Setup of run 1:
// top
module top (
    input clk,                   
    input mode,                  
    input song,                  
    input plus,                  
    input minus,                 
    input rst,                   
    input set,                   
    input refer,                 
    input player1,               
    input player2,               
    output reg [8:0] rope,       
    output reg [1:0] sel,        
    output reg [1:0] ledr,       
    output reg [1:0] ledg,       
    output reg [1:0] ledb,       
    output reg [3:0] ledop,      
    output reg [7:0] segdata1,   
    output reg [7:0] segdata0,   
    output reg [7:0] seg,        
    output reg [7:0] sel8,       
    output reg ledplayer1,       
    output reg ledplayer2,       
    output reg buzzer,           
    output reg round_indicator_1, 
    output reg round_indicator_2 
);
For scale: roughly 4900 cells after synthesis, roughly 820 flip-flops, about 68 I/O pins, about 0.047 mm² of cells after synthesis.
Settings: LEC_CHECK=0, CAP_MARGIN=30, CELL_PAD_IN_SITES_DETAIL_PLACEMENT=2, CORE_MARGIN=4, CORE_UTILIZATION=16, GPL_ROUTABILITY_DRIVEN=1, MAX_ROUTING_LAYER=met4, SLEW_MARGIN=0, TNS_END_PERCENT=80; clock period 8.43 ns.
run.sh (not shown) runs the stock make flow with config.mk's settings and CLKGATE_MAP_FILE=.
Run 1: done, clean on timing, DRC and antenna
Input changes introduced in run 2 (baseline for comparison: run 1):
Settings: removing MAX_ROUTING_LAYER (formerly met4); removing TNS_END_PERCENT (formerly 80); changing SLEW_MARGIN from 0 to 20; removing GPL_ROUTABILITY_DRIVEN (formerly 1); changing CORE_UTILIZATION from 16 to 58; changing CAP_MARGIN from 30 to 20; changing CORE_MARGIN from 4 to 2; removing CELL_PAD_IN_SITES_DETAIL_PLACEMENT (formerly 2); changing the clock period (ns, I/O delays scaled along) from 8.43 to 5.43.
Run 2: no failed stages, no open violations at the end. [compare] base=run 1 new=run 2: latest clock arrival within the worst-skew pair shows a reduction of 0.11 ns; via count of the first global-routing pass has decreased; met3 wirelength from detailed routing decreased 2600 µm. Going from run 1 to run 2, clock power now sits higher, clock network area share now sits lower, routed wire length now sits lower.
### run 2 -> run 3
Settings: PLACE_DENSITY: unset -> 0.6; CORE_UTILIZATION: 58 -> 40; the clock period (ns, I/O delays scaled along): 5.43 -> 5.01.
Findings:
- Layout checks on run 3: not met. Flow itself completed; violations: negative setup slack.
- Run 2 → run 3: global placer's final weighted congestion has decreased; peak fanout along the critical path shrank by 1; utilization went down 20 points; total power now larger; global-route wire length before repair +3.9%.
- Run 3 vs run 2: via count of the first global-routing pass up slightly
- The beginning of the critical path comes out bgm.cnt2[1]$_DFFE_PN0P_ in one run and bgm.cnt2[0]$_DFFE_PN0P_ in the other, namely in run 2 and run 3 respectively.
- Run 3: clock period minus worst slack lower than run 2
- In terms of adder-cell share of the synthesized area, run 2 and run 3 differ only marginally.
Input-level comparison between run 4 and run 3:
Settings: a change of CORE_UTILIZATION from 40 to 59; a deleted PLACE_DENSITY that had been 0.6; a change of the clock period (ns, I/O delays scaled along) from 5.01 to 5.09.
### Flow results
Run 4 had finished all stages when the layout checks came back failing, citing negative setup slack.
Reported for run 4 and run 3, number of antenna violations at the first check in global routing turned out identical to the last digit.
Re relative max-transition margin: run 4 is 1.1 points up on run 3.
Source-to-sink clock delay at the later pin of the worst-skew pair on run 4 is down relative to run 3.
Number of logic stages on the critical path including buffering is higher on run 3
Worst path required time for run 4: 0.05 ns up relative to run 3
What run 3 reported for last weighted congestion value of the routability-driven placer has to be multiplied by 1.05 to get the figure for run 4.
Run 3 reports its startpoint of the most critical setup path as bgm.cnt2[0]$_DFFE_PN0P_ while run 4 reports bgm.cnt2[1]$_DFFE_PN0P_.

---

== wip/nickel ==
Starting RTL as in the previous note.
clock: 6.83 ns
lec_check: 0
cap_margin: 20
core_margin: 2
core_utilization: 69
cts_cluster_size: 41
place_density: 0.6
slew_margin: 20
For wip/lagoon, these inputs were changed with respect to wip/nickel:
Settings: CORE_UTILIZATION now 37, was 69; CTS_CLUSTER_SIZE no longer set, was 41; the clock period (ns, I/O delays scaled along) now 11.3, was 6.83.
Startpoint of the most critical setup path = bgm.cnt2[0]: wip/nickel; startpoint of the most critical setup path = bgm.cnt2[1]: wip/lagoon
Standard cell with the maximum stage delay on the critical path: sky130_fd_sc_hd__ha_4 -> wip/nickel, sky130_fd_sc_hd__dfrtp_1 -> wip/lagoon
wip/nickel has lower post-layout worst setup margin than wip/lagoon.
wip/lagoon -> wip/nickel: clock tree buffer depth delta 0, exact match
Relative to wip/nickel, sequential share of layout area has gone down in wip/lagoon.
wip/lagoon vs wip/nickel: count of cell instances traversed by the critical path down
Input changes introduced in wip/umber (baseline for comparison: wip/lagoon):
Settings: changing CORE_UTILIZATION from 37 to 68; setting CTS_CLUSTER_SIZE to 29 for the first time; changing the clock period (ns, I/O delays scaled along) from 11.3 to 5.84.
## What came out
Having completed the whole flow, wip/umber delivered a layout that passed the timing, design-rule and antenna checks. Going from wip/lagoon to wip/umber, core utilization increased 35 points, final total power increased 92%, sequential cell fraction of total power increased 0.8 points, met3 usage increased 1.7 points. wip/umber reports a higher maximum vdd ir drop than wip/lagoon does. Arrival time reported for the critical path endpoint in wip/umber vs wip/lagoon: down 2.00 ns. wip/umber: worst-skew pair later-pin latency is 0.05 ns lower than what wip/lagoon reported. wip/umber supports a higher top clock frequency than wip/lagoon. Summary: with wip/lagoon as the reference, combinational gate area in wip/umber moved up slightly.
The inputs of wip/ember differ from those of wip/umber as listed below.
Settings: CTS_CLUSTER_DIAMETER newly set to 357; CORE_UTILIZATION changed from 68 to 70; HOLD_SLACK_MARGIN newly set to -0.04; CTS_CLUSTER_SIZE removed (was 29); the clock period (ns, I/O delays scaled along) changed from 5.84 to 4.33.
==> results <==
wip/ember finished all stages; however, its layout fails the closing checks, the failures being negative setup slack.
Summary of wip/ember over wip/umber: combinational power shows an increase of 41%, DRC violation count after routing flat, power saw an increase.
NOTE routed wire length wip/umber->wip/ember increased by a few percent
Diff wip/umber -> wip/ember: mux cell area share after synthesis has remained practically unchanged, final-layout worst hold slack has decreased, largest net degree at the start of global routing has increased.
Power figures rest on the tool's default switching activity, not on a simulated workload.
